==> run a: inputs <==
==> flow/design.v <==
`default_nettype none
module spm #(parameter size = 32)(
    input wire              clk, 
    input wire              rst,
    input wire              clr,
    input wire              y,
    input wire [size-1:0]   x,
    output wire             p
);
    wire[size-1:1] pp;
    wire[size-1:0] xy;
    genvar i;
    CSADD csa0 (.clk(clk), .rst(rst), .clr(clr), .x(x[0]&y), .y(pp[1]), .sum(p));
    generate 
        for(i=1; i<size-1; i=i+1) begin
            CSADD csa (.clk(clk), .rst(rst), .clr(clr), .x(x[i]&y), .y(pp[i+1]), .sum(pp[i]));
        end 
    endgenerate
    TCMP tcmp (.clk(clk), .rst(rst), .clr(clr), .a(x[size-1]&y), .s(pp[size-1]));
endmodule
module CSADD(
    input wire  clk, 
    input wire  rst,
    input wire  clr,
    input wire  x, 
    input wire  y,
    output reg  sum
);
    reg sc;
    wire hsum1, hco1;
    assign hsum1 = y ^ sc;
    assign hco1 = y & sc;
    wire hsum2, hco2;
    assign hsum2 = x ^ hsum1;
    assign hco2 = x & hsum1;
    always @(posedge clk or posedge rst) begin
        if (rst) begin
            sum <= 1'b0;
            sc <= 1'b0;
        end
        else if (clr) begin
            sum <= 1'b0;
            sc <= 1'b0;
        end
        else begin
            sum <= hsum2;
            sc <= hco1 ^ hco2;
        end
    end
endmodule
module TCMP (
    input wire  clk, 
    input wire  rst,
    input wire  clr,
    input wire  a, 
    output reg  s
);
    reg z;
    always @(posedge clk or posedge rst) begin
        if (rst) begin
            s <= 1'b0;
            z <= 1'b0;
        end
        else if (clr) begin
            s <= 1'b0;
            z <= 1'b0;
        end
        else begin
            z <= a | z;
            s <= a ^ z;
        end
    end
endmodule
`default_nettype none
module mul32 (
    input wire          clk,
    input wire          rst,
    input wire          start,
    input wire  [31:0]  mc,
    input wire  [31:0]  mp,
    output reg  [63:0]  p,
    output wire         done
);
    wire        pw;
    reg [31:0]  Y;
    reg [7:0]   cnt, ncnt;
    reg [1:0]   state, nstate;
    localparam  IDLE=0, RUNNING=1, DONE=2;
    always @(posedge clk or posedge rst)
        if(rst)
            state  <= IDLE;
        else 
            state <= nstate;
    always @*
        case(state)
            IDLE    :   if(start) nstate = RUNNING; else nstate = IDLE;
            RUNNING :   if(cnt == 64) nstate = DONE; else nstate = RUNNING; 
            DONE    :   if(start) nstate = RUNNING; else nstate = DONE;
            default :   nstate = IDLE;
        endcase
    always @(posedge clk)
        cnt <= ncnt;
    always @*
        case(state)
            IDLE    :   ncnt = 0;
            RUNNING :   ncnt = cnt + 1;
            DONE    :   ncnt = 0;
            default :   ncnt = 0;
        endcase
    always @(posedge clk or posedge rst)
        if(rst)
            Y <= 32'b0;
        else if((start == 1'b1)) 
            Y <= mp;
        else if(state==RUNNING) 
            Y <= (Y >> 1);
    always @(posedge clk) 
        if(start)
            p <= 64'b0;
        else if(state==RUNNING)
            p <= {pw, p[63:1]};
    wire y = (state==RUNNING) ? Y[0] : 1'b0;
    spm #(.size(32)) spm32(
        .clk(clk),
        .rst(rst),
        .clr(start),
        .x(mc),
        .y(y),
        .p(pw)
    );
    assign done = (state == DONE);
endmodule
`default_nettype none
module user_proj_mul32 
(
    input wb_clk_i,
    input wb_rst_i,
    input wbs_stb_i,
    input wbs_cyc_i,
    input wbs_we_i,
    input [3:0] wbs_sel_i,
    input [31:0] wbs_dat_i,
    input [31:0] wbs_adr_i,
    output reg wbs_ack_o,
    output reg [31:0] wbs_dat_o,
    output [2:0] irq
);
    reg start;
    wire done;
    wire sys_clk;
    localparam MC_OFF = 8'h00, MP_OFF = 8'h04, P0_OFF = 8'h08, P1_OFF = 8'h0C;
    reg  [31:0]         MP, MC;
    wire [63:0]         P;
    wire                valid           = wbs_stb_i & wbs_cyc_i;
    wire                we              = wbs_we_i && valid;
    wire                re              = ~wbs_we_i && valid;
    wire [3:0]          byte_wr_en      = wbs_sel_i & {4{we}}; 
    wire                we_mp_reg       = we & (wbs_adr_i[7:0] == MP_OFF);
    wire                we_mc_reg       = we & (wbs_adr_i[7:0] == MC_OFF);
    wire                re_mp_reg       = re & (wbs_adr_i[7:0] == MP_OFF);
    wire                re_mc_reg       = re & (wbs_adr_i[7:0] == MC_OFF);
    wire                re_p0_reg       = re & (wbs_adr_i[7:0] == P0_OFF);
    wire                re_p1_reg       = re & (wbs_adr_i[7:0] == P1_OFF);
    assign sys_clk = wb_clk_i;
    always @(posedge sys_clk or posedge wb_rst_i) begin  
        if(wb_rst_i)
            MC <= 32'h0;
        else if(we_mc_reg)  
            MC <= wbs_dat_i;
    end
    always @(posedge sys_clk or posedge wb_rst_i) begin  
        if(wb_rst_i)
            MP <= 32'h0;
        else if(we_mp_reg) 
            MP <= wbs_dat_i;
    end 
    always @(posedge sys_clk or posedge wb_rst_i) begin  
        if(wb_rst_i)
            wbs_ack_o <= 0;
        else
        begin
            if ((we_mc_reg || we_mp_reg || (re_p0_reg && done) || (re_p1_reg && done)))
            begin
                wbs_ack_o <=1;
            end
            else 
                wbs_ack_o <=0; 
        end
    end
    always@(posedge sys_clk or posedge wb_rst_i) begin
        if(wb_rst_i)
            wbs_dat_o <= 32'hDEADBEEF;
        else
        begin
            if (re_p0_reg)
                wbs_dat_o <= P[31:0];
            else if (re_p1_reg)
                 wbs_dat_o <= P[63:32];
            else if (re_mp_reg)
                 wbs_dat_o <= MP;
            else if (re_mc_reg)
                 wbs_dat_o <= MC;
            else
               wbs_dat_o <= 32'hDEADBEEF; 
        end
    end
    always @(posedge sys_clk) 
        start <= (we_mp_reg && wbs_ack_o) ? 1'b1 : 1'b0;
    assign irq = 3'b000;	 
    mul32 mul (
        .clk(wb_clk_i),
        .rst(wb_rst_i),
        .start(start),
        .mc(MC),
        .mp(MP),
        .p(P),
        .done(done)
    );
endmodule
==> flow/run.sh <==
#!/bin/bash
# the make line also repeats each setting of config.mk as NAME=value (left out here)
make -C /OpenROAD-flow-scripts/flow DESIGN_CONFIG=/design/flow/config.mk WORK_HOME=/design/flow/orfs CLKGATE_MAP_FILE= finish
==> flow/config.mk <==
export PLATFORM = sky130hd
export DESIGN_NAME = user_proj_mul32
export DESIGN_NICKNAME = user_proj_mul32
export VERILOG_FILES = /design/flow/design.v
export SDC_FILE = /design/flow/constraint.sdc
export NUM_CORES = 4
export LEC_CHECK = 0
export CAP_MARGIN = 40
export CORE_MARGIN = 6
export CORE_UTILIZATION = 22
export CTS_CLUSTER_DIAMETER = 358
export GPL_TIMING_DRIVEN = 0
export MIN_ROUTING_LAYER = met1
export PLACE_DENSITY = 0.59
export SLEW_MARGIN = 35
==> flow/constraint.sdc <==
create_clock -name core_clock -period 2.98 [get_ports {wb_clk_i}]
set_input_delay 0.5960 -clock core_clock [delete_from_list [all_inputs] [get_ports {wb_clk_i}]]
set_output_delay 0.5960 -clock core_clock [all_outputs]
set_load 0.01 [all_outputs]
==> inputs of run b, as changes to run a <==
CAP_MARGIN = 20   (was 40)
CORE_MARGIN = 2   (was 6)
CORE_UTILIZATION = 66   (was 22)
CTS_CLUSTER_DIAMETER = not set   (was 358)
GPL_TIMING_DRIVEN = not set   (was 0)
MIN_ROUTING_LAYER = not set   (was met1)
PLACE_DENSITY = not set   (was 0.59)
SLEW_MARGIN = 20   (was 35)
==> flow/constraint.sdc (replaced) <==
create_clock -name core_clock -period 5.46 [get_ports {wb_clk_i}]
set_input_delay 1.0920 -clock core_clock [delete_from_list [all_inputs] [get_ports {wb_clk_i}]]
set_output_delay 1.0920 -clock core_clock [all_outputs]
set_load 0.01 [all_outputs]
==> inputs of run c, as changes to run a <==
CAP_MARGIN = 20   (was 40)
CELL_PAD_IN_SITES_GLOBAL_PLACEMENT = 0   (was not set)
CORE_ASPECT_RATIO = 1.09   (was not set)
CORE_MARGIN = 2   (was 6)
CORE_UTILIZATION = 66   (was 22)
CTS_CLUSTER_DIAMETER = 35   (was 358)
GPL_TIMING_DRIVEN = not set   (was 0)
MIN_ROUTING_LAYER = not set   (was met1)
PLACE_DENSITY = not set   (was 0.59)
SETUP_SLACK_MARGIN = 0.46   (was not set)
SLEW_MARGIN = 20   (was 35)
==> flow/constraint.sdc (replaced) <==
create_clock -name core_clock -period 6.19 [get_ports {wb_clk_i}]
set_input_delay 1.2380 -clock core_clock [delete_from_list [all_inputs] [get_ports {wb_clk_i}]]
set_output_delay 1.2380 -clock core_clock [all_outputs]
set_load 0.01 [all_outputs]
==> inputs of run d, as changes to run a <==
ABC_AREA = 1   (was not set)
CAP_MARGIN = 20   (was 40)
CORE_MARGIN = 2   (was 6)
CORE_UTILIZATION = 68   (was 22)
CTS_CLUSTER_DIAMETER = not set   (was 358)
GPL_TIMING_DRIVEN = not set   (was 0)
MIN_ROUTING_LAYER = not set   (was met1)
PLACE_DENSITY = not set   (was 0.59)
SLEW_MARGIN = 20   (was 35)
==> flow/constraint.sdc (replaced) <==
create_clock -name core_clock -period 2.5 [get_ports {wb_clk_i}]
set_input_delay 0.5000 -clock core_clock [delete_from_list [all_inputs] [get_ports {wb_clk_i}]]
set_output_delay 0.5000 -clock core_clock [all_outputs]
set_load 0.01 [all_outputs]
==> results.py <==
# Synthesis and PnR figures
metrics = {
    "detailed_routing": {
        "vias": 6650,
        "wl_met1_um": 9760,
    },
    "global_routing": {
        "antenna_found_initial": 0,
        "track_usage_pct": 26.0,
        "globalRouteMet3Util_pct": 4.08,
    },
    "final_layout": {
        "synthToLayoutAreaGrowth_pct": 16.4,
        "regArea_sq_mm": 0.00640,
        "instances_no_fill": 1164,
    },
    "power_and_ir_drop": {
        "p_comb_uw": 110,
    },
    "place": {
        "post-place-ws_ns": 1.75,
    },
    "status": {
        "status": "complete, no violations",
    },
    "worst_setup_path": {
        "cp_cell_sequence": "clkdlybuf4s50_1 -> or4b_4 -> or4_2 -> buf_4 -> mux2_1",
        "worstPathRequired_ns": 5.85,
        "cp.depth": 5,
    },
}
(the above is from run b)
==> results.py <==
# Synthesis and PnR figures
metrics = {
    "status": {
        "status": "complete, no violations",
    },
    "final_layout": {
        "instances_no_fill": 1193,
        "synthToLayoutAreaGrowth_pct": 19.6,
    },
    "power_and_ir_drop": {
        "p_comb_uw": 97.1,
    },
    "global_routing": {
        "antenna_found_initial": 1,
        "globalRouteMet3Util_pct": 4.71,
        "track_usage_pct": 26.5,
    },
    "worst_setup_path": {
        "worstPathRequired_ns": 6.58,
        "cp_cell_sequence": "clkdlybuf4s50_1 -> or4b_4 -> or4_2 -> buf_4 -> mux2_1",
    },
    "detailed_routing": {
        "vias": 6730,
    },
}
(the above is from run c)
==> results.py <==
# Synthesis and PnR figures
metrics = {
    "status": {
        "status": "complete, no violations",
    },
    "global_routing": {
        "antenna_found_initial": 0,
        "track_usage_pct": 30.3,
        "globalRouteMet3Util_pct": 3.55,
    },
    "detailed_routing": {
        "wl_met1_um": 12000,
    },
    "final_layout": {
        "instances_no_fill": 1637,
    },
    "place": {
        "post-place-ws_ns": 0.231,
    },
    "worst_setup_path": {
        "worstPathRequired_ns": 2.00,
    },
}
(the above is from run d)
==> results.py <==
# Synthesis and PnR figures
metrics = {
    "status": {
        "status": "complete, no violations",
    },
    "worst_setup_path": {
        "worstPathRequired_ns": 3.44,
        "cp_cell_sequence": "clkdlybuf4s50_1 -> or4b_4 -> nor3_1 -> clkbuf_1 -> and2_1",
        "cp.depth": 5,
        "crit_arrival_ns": 3.17,
    },
    "detailed_routing": {
        "wl_met1_um": 12200,
        "vias": 6781,
    },
    "global_routing": {
        "globalRouteMet3Util_pct": 2.34,
        "track_usage_pct": 10.0,
    },
    "final_layout": {
        "synthToLayoutAreaGrowth_pct": 24.6,
        "instances_no_fill": 1682,
        "regArea_sq_mm": 0.00640,
    },
    "job": {
        "warnings": 56,
    },
    "place": {
        "post-place-ws_ns": -0.361,
    },
    "power_and_ir_drop": {
        "p_comb_uw": 237,
    },
}
(the above is from run a)

==> ember: inputs <==
Starts from the design.v that is shown in full above.
export LEC_CHECK = 0
export ABC_AREA = 1
export CAP_MARGIN = 35
export CELL_PAD_IN_SITES_DETAIL_PLACEMENT = 2
export CELL_PAD_IN_SITES_GLOBAL_PLACEMENT = 1
export CORE_MARGIN = 2
export CORE_UTILIZATION = 26
export CTS_CLUSTER_DIAMETER = 35
export GPL_ROUTABILITY_DRIVEN = 1
export GPL_TIMING_DRIVEN = 0
export MIN_ROUTING_LAYER = met2
export SLEW_MARGIN = 5
export TNS_END_PERCENT = 15
create_clock -name core_clock -period 5.66 [get_ports {wb_clk_i}]
run.sh (not shown) runs the stock make flow with config.mk's settings and CLKGATE_MAP_FILE=.
==> raven (differences from ember) <==
- CAP_MARGIN: 35 -> 30
- CELL_PAD_IN_SITES_DETAIL_PLACEMENT: 2 -> unset
- CELL_PAD_IN_SITES_GLOBAL_PLACEMENT: 1 -> unset
- CORE_ASPECT_RATIO: unset -> 1.31
- CORE_UTILIZATION: 26 -> 72
- CTS_CLUSTER_DIAMETER: 35 -> unset
- CTS_CLUSTER_SIZE: unset -> 10
- GPL_ROUTABILITY_DRIVEN: 1 -> unset
- GPL_TIMING_DRIVEN: 0 -> unset
- MIN_ROUTING_LAYER: met2 -> unset
- PLACE_DENSITY: unset -> 0.41
- SETUP_SLACK_MARGIN: unset -> 0.74
- SLEW_MARGIN: 5 -> 30
- TNS_END_PERCENT: 15 -> unset
==> flow/constraint.sdc (replaced) <==
create_clock -name core_clock -period 2.5 [get_ports {wb_clk_i}]
set_input_delay 0.5000 -clock core_clock [delete_from_list [all_inputs] [get_ports {wb_clk_i}]]
set_output_delay 0.5000 -clock core_clock [all_outputs]
set_load 0.01 [all_outputs]
==> comparison <==
- ember completed without violations. raven completed with no timing, DRC or antenna violations.
- Between ember and raven, the lower register-to-register slack is in raven (gap 2.2 ns).
- In raven the critical path depth is lower than in ember, by 7.
- Design area: ember is larger than raven (about 13%).
- Hold slack: raven is worse than ember (0.15 ns).

==> 07-01 <==
Starts from the design.v that is shown in full above.
make LEC_CHECK=0 CAP_MARGIN=20 CELL_PAD_IN_SITES_GLOBAL_PLACEMENT=0 CORE_MARGIN=2 CORE_UTILIZATION=72 CTS_CLUSTER_DIAMETER=29 CTS_CLUSTER_SIZE=15 HOLD_SLACK_MARGIN=-0.09 PLACE_DENSITY_LB_ADDON=0.01 SETUP_SLACK_MARGIN=0.72 SLEW_MARGIN=20 finish   # period 2.5 ns
==> inputs of 07-18, as changes to 07-01 <==
==> flow/config.mk (replaced) <==
export PLATFORM = sky130hd
export DESIGN_NAME = user_proj_mul32
export DESIGN_NICKNAME = user_proj_mul32
export VERILOG_FILES = /design/flow/design.v
export SDC_FILE = /design/flow/constraint.sdc
export NUM_CORES = 4
export LEC_CHECK = 0
export CAP_MARGIN = 20
export CORE_MARGIN = 2
export CORE_UTILIZATION = 68
export CTS_CLUSTER_SIZE = 29
export PLACE_DENSITY_LB_ADDON = 0.01
export SETUP_SLACK_MARGIN = 0.71
export SLEW_MARGIN = 20
==> flow/constraint.sdc (replaced) <==
create_clock -name core_clock -period 2.52 [get_ports {wb_clk_i}]
set_input_delay 0.5040 -clock core_clock [delete_from_list [all_inputs] [get_ports {wb_clk_i}]]
set_output_delay 0.5040 -clock core_clock [all_outputs]
set_load 0.01 [all_outputs]
==> CHANGELOG.md <==
### Changed

- Status: complete, no violations
- DRT Wirelength: 26000 um
- Grt met1 use: 0.412
- Comb group: 0.279 mW
- P&R area growth vs syn: 22.1%
- Largest net degree at the start of global routing: 82
- Post-Place Worst Slack: -259 ps
- Worst Reg-to-Reg Cells: 5
- Chip width: 134 um
- Worst Max-Slew Pin Slew: 596 ps
- Data buffer area share: 0.105
- Finished Cell Area: 14000 sq um
The numbers above come from 07-18.

==> CHANGELOG.md <==
### Changed

- Status: complete, no violations
- Chip width: 130 um
- GPL Wtd Cong: 0.807
- Core Region: 15700 sq um
- Post-Synth AOI/OAI Area: 0.0193
- Finished Cell Area: 14800 sq um
- Largest net degree at the start of global routing: 71
- Data buffer area share: 0.106
- Yosys reg bits: 269
- # port buffers: 77
- Finished Core Util: 0.942
- Worst Max-Slew Pin Slew: 640 ps
- Largest power group: clock
- Fp util: 0.728
- Post-Place Worst Slack: -284 ps
- Grt met1 use: 0.517
- CP endpoint kind: register
- Sw Share: 0.226
- Comb group: 0.286 mW
- Met2 usage: 0.720
- Worst Reg-to-Reg Cells: 4
The numbers above come from 07-01.

Power and IR drop assume default switching activity.
